==> wip/zinc: inputs <==
==> flow/design.v <==
module FIR_FILTER (clk, rst, data_valid, data, fir_valid, fir_d);
  input clk, rst;
  input data_valid;
  input signed [15:0] data;
  output fir_valid;
  output signed [15:0] fir_d;
  parameter signed [19:0] FIR_C00 = 20'hFFF9E ;   
  parameter signed [19:0] FIR_C01 = 20'hFFF86 ;   
  parameter signed [19:0] FIR_C02 = 20'hFFFA7 ;   
  parameter signed [19:0] FIR_C03 = 20'h0003B ;   
  parameter signed [19:0] FIR_C04 = 20'h0014B ;   
  parameter signed [19:0] FIR_C05 = 20'h0024A ;   
  parameter signed [19:0] FIR_C06 = 20'h00222 ;   
  parameter signed [19:0] FIR_C07 = 20'hFFFE4 ;   
  parameter signed [19:0] FIR_C08 = 20'hFFBC5 ;   
  parameter signed [19:0] FIR_C09 = 20'hFF7CA ;   
  parameter signed [19:0] FIR_C10 = 20'hFF74E ;   
  parameter signed [19:0] FIR_C11 = 20'hFFD74 ;   
  parameter signed [19:0] FIR_C12 = 20'h00B1A ;   
  parameter signed [19:0] FIR_C13 = 20'h01DAC ;   
  parameter signed [19:0] FIR_C14 = 20'h02F9E ;   
  parameter signed [19:0] FIR_C15 = 20'h03AA9 ;   
  parameter signed [19:0] FIR_C16 = 20'h03AA9 ;   
  parameter signed [19:0] FIR_C17 = 20'h02F9E ;   
  parameter signed [19:0] FIR_C18 = 20'h01DAC ;   
  parameter signed [19:0] FIR_C19 = 20'h00B1A ;   
  parameter signed [19:0] FIR_C20 = 20'hFFD74 ;   
  parameter signed [19:0] FIR_C21 = 20'hFF74E ;   
  parameter signed [19:0] FIR_C22 = 20'hFF7CA ;   
  parameter signed [19:0] FIR_C23 = 20'hFFBC5 ;   
  parameter signed [19:0] FIR_C24 = 20'hFFFE4 ;   
  parameter signed [19:0] FIR_C25 = 20'h00222 ;   
  parameter signed [19:0] FIR_C26 = 20'h0024A ;   
  parameter signed [19:0] FIR_C27 = 20'h0014B ;   
  parameter signed [19:0] FIR_C28 = 20'h0003B ;   
  parameter signed [19:0] FIR_C29 = 20'hFFFA7 ;   
  parameter signed [19:0] FIR_C30 = 20'hFFF86 ;   
  parameter signed [19:0] FIR_C31 = 20'hFFF9E ;   
  reg [5:0] fir_cnt_r, fir_cnt_w;
  reg signed [66:0] sum_r, sum_w;
  reg signed [15:0] x_00_r, x_01_r, x_02_r, x_03_r, x_04_r, x_05_r, x_06_r, x_07_r,
                    x_08_r, x_09_r, x_10_r, x_11_r, x_12_r, x_13_r, x_14_r, x_15_r,
                    x_16_r, x_17_r, x_18_r, x_19_r, x_20_r, x_21_r, x_22_r, x_23_r,
                    x_24_r, x_25_r, x_26_r, x_27_r, x_28_r, x_29_r, x_30_r, x_31_r;
  reg signed [15:0] x_00_w, x_01_w, x_02_w, x_03_w, x_04_w, x_05_w, x_06_w, x_07_w,
                    x_08_w, x_09_w, x_10_w, x_11_w, x_12_w, x_13_w, x_14_w, x_15_w,
                    x_16_w, x_17_w, x_18_w, x_19_w, x_20_w, x_21_w, x_22_w, x_23_w,
                    x_24_w, x_25_w, x_26_w, x_27_w, x_28_w, x_29_w, x_30_w, x_31_w;
  assign fir_valid = (fir_cnt_r > 33);
  assign fir_d = sum_r >= 0 ? {sum_r[66], sum_r[30:24], sum_r[23:16]} : {sum_r[66], sum_r[30:24], sum_r[23:16]} + 16'd1;
  always@ (*) begin
    x_00_w    = x_00_r; 
    x_01_w    = x_01_r; 
    x_02_w    = x_02_r; 
    x_03_w    = x_03_r; 
    x_04_w    = x_04_r;  
    x_05_w    = x_05_r;  
    x_06_w    = x_06_r;  
    x_07_w    = x_07_r;  
    x_08_w    = x_08_r;  
    x_09_w    = x_09_r;  
    x_10_w    = x_10_r;  
    x_11_w    = x_11_r;  
    x_12_w    = x_12_r;  
    x_13_w    = x_13_r;  
    x_14_w    = x_14_r;  
    x_15_w    = x_15_r;  
    x_16_w    = x_16_r;  
    x_17_w    = x_17_r;  
    x_18_w    = x_18_r;  
    x_19_w    = x_19_r;  
    x_20_w    = x_20_r;  
    x_21_w    = x_21_r;  
    x_22_w    = x_22_r;  
    x_23_w    = x_23_r;  
    x_24_w    = x_24_r;  
    x_25_w    = x_25_r;  
    x_26_w    = x_26_r;  
    x_27_w    = x_27_r;  
    x_28_w    = x_28_r;  
    x_29_w    = x_29_r;  
    x_30_w    = x_30_r;  
    x_31_w    = x_31_r;  
    sum_w     = sum_r;
    fir_cnt_w = fir_cnt_r;
    if (data_valid) begin
      if (fir_cnt_r <= 33) begin 
        fir_cnt_w = fir_cnt_r + 1;
      end
      x_31_w = data;
      x_30_w = x_31_r;
      x_29_w = x_30_r;
      x_28_w = x_29_r;
      x_27_w = x_28_r;
      x_26_w = x_27_r;
      x_25_w = x_26_r;
      x_24_w = x_25_r;
      x_23_w = x_24_r;
      x_22_w = x_23_r;
      x_21_w = x_22_r;
      x_20_w = x_21_r;
      x_19_w = x_20_r;
      x_18_w = x_19_r;
      x_17_w = x_18_r;
      x_16_w = x_17_r;
      x_15_w = x_16_r;
      x_14_w = x_15_r;
      x_13_w = x_14_r;
      x_12_w = x_13_r;
      x_11_w = x_12_r;
      x_10_w = x_11_r;
      x_09_w = x_10_r;
      x_08_w = x_09_r;
      x_07_w = x_08_r;
      x_06_w = x_07_r;
      x_05_w = x_06_r;
      x_04_w = x_05_r;
      x_03_w = x_04_r;
      x_02_w = x_03_r;
      x_01_w = x_02_r;
      x_00_w = x_01_r;
      sum_w = x_31_r * FIR_C00
            + x_30_r * FIR_C01
            + x_29_r * FIR_C02
            + x_28_r * FIR_C03
            + x_27_r * FIR_C04
            + x_26_r * FIR_C05
            + x_25_r * FIR_C06
            + x_24_r * FIR_C07
            + x_23_r * FIR_C08
            + x_22_r * FIR_C09
            + x_21_r * FIR_C10
            + x_20_r * FIR_C11
            + x_19_r * FIR_C12
            + x_18_r * FIR_C13
            + x_17_r * FIR_C14
            + x_16_r * FIR_C15
            + x_15_r * FIR_C16
            + x_14_r * FIR_C17
            + x_13_r * FIR_C18
            + x_12_r * FIR_C19
            + x_11_r * FIR_C20
            + x_10_r * FIR_C21
            + x_09_r * FIR_C22
            + x_08_r * FIR_C23
            + x_07_r * FIR_C24
            + x_06_r * FIR_C25
            + x_05_r * FIR_C26
            + x_04_r * FIR_C27
            + x_03_r * FIR_C28
            + x_02_r * FIR_C29
            + x_01_r * FIR_C30
            + x_00_r * FIR_C31;
    end else begin
      sum_w     = 0;
      fir_cnt_w = 0;
    end
  end
  always@ (posedge clk or posedge rst) begin 
    if (rst) begin
      x_00_r    <= 0;
      x_01_r    <= 0;
      x_02_r    <= 0;
      x_03_r    <= 0;
      x_04_r    <= 0;
      x_05_r    <= 0;
      x_06_r    <= 0;
      x_07_r    <= 0;
      x_08_r    <= 0;
      x_09_r    <= 0;
      x_10_r    <= 0;
      x_11_r    <= 0;
      x_12_r    <= 0;
      x_13_r    <= 0;
      x_14_r    <= 0;
      x_15_r    <= 0;
      x_16_r    <= 0;
      x_17_r    <= 0;
      x_18_r    <= 0;
      x_19_r    <= 0;
      x_20_r    <= 0;
      x_21_r    <= 0;
      x_22_r    <= 0;
      x_23_r    <= 0;
      x_24_r    <= 0;
      x_25_r    <= 0;
      x_26_r    <= 0;
      x_27_r    <= 0;
      x_28_r    <= 0;
      x_29_r    <= 0;
      x_30_r    <= 0;
      x_31_r    <= 0;
      sum_r     <= 0;
      fir_cnt_r <= 0;
    end else begin
      x_00_r    <= x_00_w;   
      x_01_r    <= x_01_w;   
      x_02_r    <= x_02_w;   
      x_03_r    <= x_03_w;   
      x_04_r    <= x_04_w;   
      x_05_r    <= x_05_w;   
      x_06_r    <= x_06_w;   
      x_07_r    <= x_07_w;   
      x_08_r    <= x_08_w;   
      x_09_r    <= x_09_w;   
      x_10_r    <= x_10_w;  
      x_11_r    <= x_11_w;  
      x_12_r    <= x_12_w;  
      x_13_r    <= x_13_w;  
      x_14_r    <= x_14_w;  
      x_15_r    <= x_15_w;  
      x_16_r    <= x_16_w;  
      x_17_r    <= x_17_w;  
      x_18_r    <= x_18_w;  
      x_19_r    <= x_19_w;  
      x_20_r    <= x_20_w;  
      x_21_r    <= x_21_w;  
      x_22_r    <= x_22_w;  
      x_23_r    <= x_23_w;  
      x_24_r    <= x_24_w;  
      x_25_r    <= x_25_w;  
      x_26_r    <= x_26_w;  
      x_27_r    <= x_27_w;  
      x_28_r    <= x_28_w;  
      x_29_r    <= x_29_w;  
      x_30_r    <= x_30_w;  
      x_31_r    <= x_31_w;  
      sum_r     <= sum_w;
      fir_cnt_r <= fir_cnt_w;
    end
  end
endmodule
==> flow/run.sh <==
#!/bin/bash
# the make line also repeats each setting of config.mk as NAME=value (left out here)
make -C /OpenROAD-flow-scripts/flow DESIGN_CONFIG=/design/flow/config.mk WORK_HOME=/design/flow/orfs CLKGATE_MAP_FILE= finish
==> flow/config.mk <==
export PLATFORM = sky130hd
export DESIGN_NAME = FIR_FILTER
export DESIGN_NICKNAME = FIR_FILTER
export VERILOG_FILES = /design/flow/design.v
export SDC_FILE = /design/flow/constraint.sdc
export NUM_CORES = 4
export LEC_CHECK = 0
export CAP_MARGIN = 40
export CORE_MARGIN = 2
export CORE_UTILIZATION = 72
export HOLD_SLACK_MARGIN = 0.29
export PLACE_DENSITY = 0.67
export SETUP_SLACK_MARGIN = -0.82
export SLEW_MARGIN = 40
==> flow/constraint.sdc <==
create_clock -name core_clock -period 10.9 [get_ports {clk}]
set_input_delay 2.1800 -clock core_clock [delete_from_list [all_inputs] [get_ports {clk}]]
set_output_delay 2.1800 -clock core_clock [all_outputs]
set_load 0.01 [all_outputs]
==> wip/pepper (differences from wip/zinc) <==
ABC_AREA = 1   (was default)
CAP_MARGIN = 10   (was 40)
CELL_PAD_IN_SITES_DETAIL_PLACEMENT = 1   (was default)
CORE_ASPECT_RATIO = 1.45   (was default)
CORE_MARGIN = 5   (was 2)
CORE_UTILIZATION = 40   (was 72)
CTS_CLUSTER_DIAMETER = 375   (was default)
GPL_TIMING_DRIVEN = 0   (was default)
HOLD_SLACK_MARGIN = -0.04   (was 0.29)
MAX_ROUTING_LAYER = met4   (was default)
PLACE_DENSITY = default   (was 0.67)
PLACE_DENSITY_LB_ADDON = 0.15   (was default)
SETUP_SLACK_MARGIN = default   (was -0.82)
SLEW_MARGIN = 5   (was 40)
==> flow/constraint.sdc (replaced) <==
create_clock -name core_clock -period 15.0 [get_ports {clk}]
set_input_delay 3.0000 -clock core_clock [delete_from_list [all_inputs] [get_ports {clk}]]
set_output_delay 3.0000 -clock core_clock [all_outputs]
set_load 0.01 [all_outputs]
==> design notes <==
The mux cell area share after synthesis is 1.659%, and the setup slack after layout is -2502 ps. On met3, the global router reports a usage of 13.79%. The end-of-flow timing check tallies setup violations at 16.

The reg-to-reg critical path endpoint was sum_r[30]. The report lists the violated layout checks as negative setup slack. With the total half-perimeter wirelength after legalization and detailed placement at 407,100 µm, the total non-filler cell area in the finished layout is 0.1679 mm².

The termination of the worst setup path is sum_r[30]. The flow ran to the end, but the layout failed its checks.
That was wip/zinc.
==> design notes <==
With the setup slack after layout at 485.1 ps, the mux cell area share after synthesis is 0%. The tools report the termination of the worst setup path as sum_r[20]. The endpoint identified for the worst register-to-register timing path is sum_r[20].

The number of endpoints with negative hold slack in the final report was 0. The flow ran to the end and the layout has no timing, DRC or antenna violations. The run gives 50.77 ps for the worst clock skew.

The met3 track utilization from global routing is 3.070%. For the total half-perimeter wirelength after legalization and detailed placement, the log shows 546,800 µm. In this run the deepest clock path goes through 3 buffers. Total non-filler cell area in the finished layout: 0.1593 mm².
That was wip/pepper.
